==> flow/design.v (excerpt) <==
module CPU(input clk,rst,
           output [11:0] imem_addr, input [18:0] imem_data,
           output [7:0] dmem_addr, dmem_wdata, output dmem_we, dmem_re, input [7:0] dmem_rdata);
  wire pop,push,memorywrite,memoryread,writeReg,selRR2,selALU2,selpc,ldz,ldc,selz,selc;
  wire[1:0] selWD,selRet;
  wire[2:0] ALUfn;
  wire ze,c;
  wire[5:0] code;
  datapath dp(pop,push,memorywrite,memoryread,writeReg,selRR2,selALU2,selpc,ldz,ldc,selz,selc,selWD,selRet,ALUfn,clk,rst, ze,c,code,
              imem_addr, imem_data, dmem_addr, dmem_wdata, dmem_rdata);
  controller cl( code, ze,c,rst, pop,push,memorywrite,memoryread,writeReg,selRR2,selALU2,selpc,ldz,ldc,selz,selc,selWD,selRet,ALUfn);
  assign dmem_we = memorywrite;
  assign dmem_re = memoryread;
endmodule
Size in the first run: ~170 flip-flops, about 59 I/O pins, roughly 13,000 µm² of cells after synthesis.
Settings: LEC_CHECK=0, CAP_MARGIN=10, CELL_PAD_IN_SITES_GLOBAL_PLACEMENT=3, CORE_ASPECT_RATIO=1.08, CORE_MARGIN=8, CORE_UTILIZATION=40, CTS_CLUSTER_SIZE=10, GPL_ROUTABILITY_DRIVEN=1, GPL_TIMING_DRIVEN=1, MIN_ROUTING_LAYER=met1, SETUP_SLACK_MARGIN=0.74, SLEW_MARGIN=20, TNS_END_PERCENT=15; clock period 7.5 ns.
run.sh (not shown) runs the stock make flow with config.mk's settings and CLKGATE_MAP_FILE=.
The first run finished clean.
Then changed:
==> flow/config.mk (replaced) <==
export PLATFORM = sky130hd
export DESIGN_NAME = CPU
export DESIGN_NICKNAME = CPU
export VERILOG_FILES = /design/flow/design.v
export SDC_FILE = /design/flow/constraint.sdc
export NUM_CORES = 4
export LEC_CHECK = 0
export CAP_MARGIN = 20
export CORE_ASPECT_RATIO = 0.94
export CORE_MARGIN = 6
export CORE_UTILIZATION = 48
export CTS_CLUSTER_DIAMETER = 298
export CTS_CLUSTER_SIZE = 98
export PLACE_DENSITY = 0.39
export SLEW_MARGIN = 20
export TNS_END_PERCENT = 5
=>
- The new run completed without violations
- final area went down by 1.5%
- sequential cell count does not change
- global-route usage goes up by 2.6 points
- setup slack degrades by 61 ps
- sequential share of layout area climbs by 0.41 points
- die size went down by 19%

Starting RTL as in the previous note.
Design CPU, start of the top module:
module CPU(input clk,rst,
           output [11:0] imem_addr, input [18:0] imem_data,
           output [7:0] dmem_addr, dmem_wdata, output dmem_we, dmem_re, input [7:0] dmem_rdata);
  wire pop,push,memorywrite,memoryread,writeReg,selRR2,selALU2,selpc,ldz,ldc,selz,selc;
  wire[1:0] selWD,selRet;
  wire[2:0] ALUfn;
  wire ze,c;
  wire[5:0] code;
  datapath dp(pop,push,memorywrite,memoryread,writeReg,selRR2,selALU2,selpc,ldz,ldc,selz,selc,selWD,selRet,ALUfn,clk,rst, ze,c,code,
              imem_addr, imem_data, dmem_addr, dmem_wdata, dmem_rdata);
  controller cl( code, ze,c,rst, pop,push,memorywrite,memoryread,writeReg,selRR2,selALU2,selpc,ldz,ldc,selz,selc,selWD,selRet,ALUfn);
  assign dmem_we = memorywrite;
  assign dmem_re = memoryread;
endmodule
export LEC_CHECK = 0
export CAP_MARGIN = 10
export CELL_PAD_IN_SITES_DETAIL_PLACEMENT = 0
export CORE_ASPECT_RATIO = 0.99
export CORE_MARGIN = 2
export CORE_UTILIZATION = 72
export CTS_CLUSTER_DIAMETER = 231
export CTS_CLUSTER_SIZE = 46
export HOLD_SLACK_MARGIN = -0.09
export MIN_ROUTING_LAYER = met1
export PLACE_DENSITY = 0.37
export SETUP_SLACK_MARGIN = 0.51
export SLEW_MARGIN = 20
create_clock -name core_clock -period 5.15 [get_ports {clk}]
The starting point aborted during global routing (5_1_grt) (GRT-0116).
Rerun with:
- CAP_MARGIN: 10 -> 20
- CELL_PAD_IN_SITES_DETAIL_PLACEMENT: 0 -> not set
- CORE_ASPECT_RATIO: 0.99 -> not set
- CORE_UTILIZATION: 72 -> 64
- CTS_CLUSTER_DIAMETER: 231 -> not set
- CTS_CLUSTER_SIZE: 46 -> not set
- HOLD_SLACK_MARGIN: -0.09 -> not set
- MIN_ROUTING_LAYER: met1 -> not set
- PLACE_DENSITY: 0.37 -> not set
- SETUP_SLACK_MARGIN: 0.51 -> not set
- clock period: 5.15 -> 9.81 ns (I/O delays scaled with it)
With this change the flow completed with no timing, DRC or antenna violations.
Die area went up by roughly a tenth.
Area after synthesis stays the same.
Synthesized cell count does not change.
Rerun with:
- ABC_AREA: not set -> 1
- CTS_CLUSTER_DIAMETER: not set -> 399
- CTS_CLUSTER_SIZE: not set -> 100
- TNS_END_PERCENT: not set -> 10
- clock period: 9.81 -> 4.09 ns (I/O delays scaled with it)
- The changed run produced a layout that fails on negative setup slack
- area after synthesis came out lower by 1.6%
- total power climbs by 150%
- final area went up by 17%
- non-clock buffer count went up by 224
- worst setup slack gets worse by 1.5 ns
Rerun with:
- ABC_AREA: 1 -> not set
- CORE_UTILIZATION: 64 -> 57
- CTS_CLUSTER_DIAMETER: 399 -> not set
- CTS_CLUSTER_SIZE: 100 -> not set
- TNS_END_PERCENT: 10 -> not set
- clock period: 4.09 -> 3.56 ns (I/O delays scaled with it)
After rerunning: The new run finished with negative setup slack left. Final area grows by 6.6%. Combinational power grows by 63%. Total power grows by 39%. Worst hold slack stays flat. Via count shrinks by 11%. Critical path depth shrinks by 7.
Rerun with:
- CORE_UTILIZATION: 57 -> 40
- clock period: 3.56 -> 7.36 ns (I/O delays scaled with it)
- The new run passed the timing, design-rule and antenna checks
- routed wire length came out lower by about 14%
- total power came out lower by 58%
- first-iteration DRC count came out lower by 32%
- sequential cell count is unchanged
- cell area came out lower by about 12%
- utilization came out lower by 31 points
- die area came out higher by 41%
Rerun with:
- ABC_AREA: not set -> 1
- CORE_UTILIZATION: 40 -> 72
- CTS_CLUSTER_DIAMETER: not set -> 178
- CTS_CLUSTER_SIZE: not set -> 99
- clock period: 7.36 -> 3.67 ns (I/O delays scaled with it)
After rerunning: Now the flow stopped in global routing (5_1_grt); synthesized area fell slightly; synthesized cell count increases by a quarter to a third; die area came out lower by well over a third.

Setup of cedar:
Starting RTL as in the previous note.
export LEC_CHECK = 0
export ABC_AREA = 1
export CAP_MARGIN = 10
export CELL_PAD_IN_SITES_DETAIL_PLACEMENT = 0
export CORE_ASPECT_RATIO = 1.04
export CORE_MARGIN = 2
export CORE_UTILIZATION = 69
export CTS_CLUSTER_DIAMETER = 124
export MIN_ROUTING_LAYER = met1
export PLACE_DENSITY_LB_ADDON = 0.18
export SLEW_MARGIN = 20
export TNS_END_PERCENT = 55
create_clock -name core_clock -period 5.78 [get_ports {clk}]
To summarise cedar: no stage aborted, but the layout did not pass its checks, failing on setup timing.
Inputs modified between cedar and sierra:
- swapping 1.04 for 1.82 in CORE_ASPECT_RATIO
- clearing ABC_AREA, which used to be 1
- clearing PLACE_DENSITY_LB_ADDON, which used to be 0.18
- putting PLACE_DENSITY at 0.61 where nothing was set
- putting HOLD_SLACK_MARGIN at -0.09 where nothing was set
- swapping 124 for 231 in CTS_CLUSTER_DIAMETER
- swapping 69 for 72 in CORE_UTILIZATION
- clearing TNS_END_PERCENT, which used to be 55
- putting CTS_CLUSTER_SIZE at 46 where nothing was set
- swapping 5.78 for 5.15 in the clock period (ns, I/O delays scaled along)
==> comparison <==
Status: sierra FAILED at 5_1_grt (tool error)
Of the two candidates, cedar has the better HPWL after detailed placement and sierra the worse one.
The final reports for sierra and cedar show post-cts sizing count higher in the former.
There was hardly any difference in fraction of the mapped netlist area in adder cells between cedar and sierra.
Re number of instances in the synthesized netlist: sierra is 365 down on cedar.
Relative to sierra, the following input files were edited for willow:
- removing HOLD_SLACK_MARGIN (formerly -0.09)
- removing PLACE_DENSITY (formerly 0.61)
- removing CORE_ASPECT_RATIO (formerly 1.82)
- changing CAP_MARGIN from 10 to 20
- changing CTS_CLUSTER_SIZE from 46 to 99
- removing MIN_ROUTING_LAYER (formerly met1)
- changing CORE_UTILIZATION from 72 to 57
- removing CELL_PAD_IN_SITES_DETAIL_PLACEMENT (formerly 0)
- removing CTS_CLUSTER_DIAMETER (formerly 231)
- changing the clock period (ns, I/O delays scaled along) from 5.15 to 3.67
Notes after the runs:
- Delta(count of placed standard cells including taps, willow - sierra) > 0
- Relative to sierra, the die area of willow is higher by about 25%.
- Compared with sierra, willow shows final weighted congestion in routability-driven placement lower by 5.8%.
- Number of H-tree branching levels came out exactly the same in sierra and willow.
- willow against sierra; standard cell area after detailed placement is up by a few percent.
- The flow completed for willow, but it is not clean: the layout still shows setup timing.
- Between willow and sierra, it is willow whose horizontal extent of the die is higher, by about 50%.
- Diff sierra -> willow: setup fix buffers added after clock tree synthesis now sits lower; y dimension of the die decreased about 16%; mux contribution to synthesized area held steady.
For harbor, these inputs were changed with respect to willow:
- SETUP_SLACK_MARGIN: unset -> 0.68
- CORE_UTILIZATION: 57 -> 40
- CTS_CLUSTER_SIZE: 99 -> unset
- the clock period (ns, I/O delays scaled along): 3.67 -> 7.36
Results
harbor reached the end of the flow, and the finished layout is clean on the timing, design-rule and antenna checks. harbor vs willow — cell internal power dissipation dropped about 54%. Compared with willow, harbor shows a lower total power after layout. Between willow and harbor, detailed-router iteration count before antenna repair increased. In the metrics for harbor and willow, the one carrying the higher number of rows in the core area is harbor. In harbor the areal power density over the cells turned out 50% lower than in willow. In harbor the cell count of the worst reg-to-reg path turned out 1 higher than in willow. Met2 track demand over resource: higher on willow.

== job 101 ==
Starting RTL as in the previous note.
clock: 4.09 ns
lec_check: 0
abc_area: 1
cap_margin: 10
core_margin: 2
core_utilization: 72
cts_cluster_diameter: 399
cts_cluster_size: 100
setup_slack_margin: -0.39
slew_margin: 20
tns_end_percent: 10
No final results exist for job 101, since it was stopped by error GRT-0232 during 5_1_grt.
Setup changes, job 101 to job 102
# job 101
export LEC_CHECK = 0
export ABC_AREA = 1
export CAP_MARGIN = 10
export CORE_MARGIN = 2
export CORE_UTILIZATION = 72
export CTS_CLUSTER_DIAMETER = 399
export CTS_CLUSTER_SIZE = 100
export SETUP_SLACK_MARGIN = -0.39
export SLEW_MARGIN = 20
export TNS_END_PERCENT = 10
create_clock -name core_clock -period 4.09 [get_ports {clk}]
# job 102
export LEC_CHECK = 0
export CAP_MARGIN = 20
export CORE_MARGIN = 2
export CORE_UTILIZATION = 61
export SETUP_SLACK_MARGIN = 1.61
export SLEW_MARGIN = 20
create_clock -name core_clock -period 5.6 [get_ports {clk}]
Findings:
- Status job 102: flow complete, layout not clean - setup timing
- Taking job 101 over job 102, the die area ratio works out to 0.838.
- From job 101 to job 102 the numbers moved as follows: initial cell density of the core fell 12 points; pre-CTS worst setup slack now sits higher; chip height went up about 9%; total of flip-flops plus latches after synthesis has remained practically unchanged.
- Prevailing logic family in the synthesized netlist = AND-OR/OR-AND gates: job 102; prevailing logic family in the synthesized netlist = simple AND/OR/NAND/NOR gates: job 101
diff inputs: job 102 => job 103
# job 102
export LEC_CHECK = 0
export CAP_MARGIN = 20
export CORE_MARGIN = 2
export CORE_UTILIZATION = 61
export SETUP_SLACK_MARGIN = 1.61
export SLEW_MARGIN = 20
create_clock -name core_clock -period 5.6 [get_ports {clk}]
# job 103
export LEC_CHECK = 0
export CAP_MARGIN = 20
export CORE_MARGIN = 2
export CORE_UTILIZATION = 40
export SLEW_MARGIN = 20
create_clock -name core_clock -period 7.5 [get_ports {clk}]
==> results <==
Job 103 was carried through to the last stage, and its layout satisfied the timing, design-rule and antenna checks. Job 103 against job 102: share of power burned in combinational logic moved down, standby leakage power moved down, power density over the cells moved down, aggregate routed wire length moved down. The higher flip-flop and latch share of the layout cell area came out of job 103. Compared with job 102, job 103 is the less power-hungry design. Utilization ended up 33 points lower on job 103 than on job 102. On area of the placeable core, job 103 does worse than job 102. Lower non-clock buffer count among job 102 and job 103: job 103. Setup slack in job 103 is larger than in job 102.
Input changes introduced in job 104 (baseline for comparison: job 103):
# job 103
export LEC_CHECK = 0
export CAP_MARGIN = 20
export CORE_MARGIN = 2
export CORE_UTILIZATION = 40
export SLEW_MARGIN = 20
create_clock -name core_clock -period 7.5 [get_ports {clk}]
# job 104
export LEC_CHECK = 0
export CAP_MARGIN = 20
export CORE_MARGIN = 2
export CORE_UTILIZATION = 59
export SETUP_SLACK_MARGIN = 1.46
export SLEW_MARGIN = 20
create_clock -name core_clock -period 5.42 [get_ports {clk}]
Notes after the runs:
Summary of job 103 and job 104: one run falls short of a clean finish, namely job 104.
Job 104: all stages done; final checks FAILED (setup timing).
Job 104 vs. job 103: critical path depth went up by 3.
Job 104 vs job 103, slowest library cell on the worst path: mux4_2 vs or4_4
Note that the die area recorded for job 103 amounts to 1.5 times the value seen in job 104.
On job 104: core area is 10000 µm² lower than what job 103 gave.
What job 104 reported for final wirelength has to be multiplied by 0.906 to get the figure for job 103.
#### Input delta (job 105 over job 104)
# job 104
export LEC_CHECK = 0
export CAP_MARGIN = 20
export CORE_MARGIN = 2
export CORE_UTILIZATION = 59
export SETUP_SLACK_MARGIN = 1.46
export SLEW_MARGIN = 20
create_clock -name core_clock -period 5.42 [get_ports {clk}]
# job 105
export LEC_CHECK = 0
export CAP_MARGIN = 20
export CORE_MARGIN = 2
export CORE_UTILIZATION = 40
export GPL_ROUTABILITY_DRIVEN = 0
export MAX_ROUTING_LAYER = met4
export SLEW_MARGIN = 20
create_clock -name core_clock -period 5.93 [get_ports {clk}]
- Layout checks on job 105: not met. Flow itself completed; violations: setup timing.
- Job 104 has higher number of setup violations in the final report than job 105.
- Per the comparison of job 105 with job 104, share of the cycle needed by the critical path after routing went down by 6.9 points; register-to-register slack has increased; area growth from synthesis to final layout saw a decrease.
- Job 105 has critical path depth above what job 104 had.

Starting RTL as in the previous note.
export LEC_CHECK = 0
export ABC_AREA = 1
export CAP_MARGIN = 35
export CELL_PAD_IN_SITES_DETAIL_PLACEMENT = 0
export CORE_ASPECT_RATIO = 1.82
export CORE_MARGIN = 8
export CORE_UTILIZATION = 63
export CTS_CLUSTER_DIAMETER = 177
export CTS_CLUSTER_SIZE = 98
export GPL_ROUTABILITY_DRIVEN = 0
export MIN_ROUTING_LAYER = met1
export PLACE_DENSITY = 0.39
export SETUP_SLACK_MARGIN = -0.56
export SLEW_MARGIN = 30
export TNS_END_PERCENT = 15
create_clock -name core_clock -period 5.66 [get_ports {clk}]
The starting point finished with setup timing left.
Rerun with:
- CAP_MARGIN: 35 -> 10
- CORE_MARGIN: 8 -> 2
- CORE_UTILIZATION: 63 -> 68
- CTS_CLUSTER_SIZE: 98 -> 41
- GPL_ROUTABILITY_DRIVEN: 0 -> not set
- HOLD_SLACK_MARGIN: not set -> 0.16
- PLACE_DENSITY: 0.39 -> not set
- PLACE_DENSITY_LB_ADDON: not set -> 0.01
- SETUP_SLACK_MARGIN: -0.56 -> -0.23
- SLEW_MARGIN: 30 -> 20
- TNS_END_PERCENT: 15 -> not set
- clock period: 5.66 -> 6.19 ns (I/O delays scaled with it)
The new run finished with setup timing left.
Global-route usage climbs by 16 points.
Synthesized area does not change.
Sequential share of layout area falls by 0.30 points.
Rerun with:
- ABC_AREA: 1 -> not set
- CORE_UTILIZATION: 68 -> 31
- CTS_CLUSTER_SIZE: 41 -> not set
- HOLD_SLACK_MARGIN: 0.16 -> not set
- MIN_ROUTING_LAYER: met1 -> met2
- PLACE_DENSITY_LB_ADDON: 0.01 -> not set
- SETUP_SLACK_MARGIN: -0.23 -> 1.24
- clock period: 6.19 -> 5.66 ns (I/O delays scaled with it)
The new run ran to the end with violations: DRC, setup timing.
Critical path depth came out higher by 6.
Area after synthesis came out higher by 1.6%.
Total power came out higher by 44%.
Non-clock buffer count came out higher by 113.
Power is estimated from default activity; no workload was simulated.
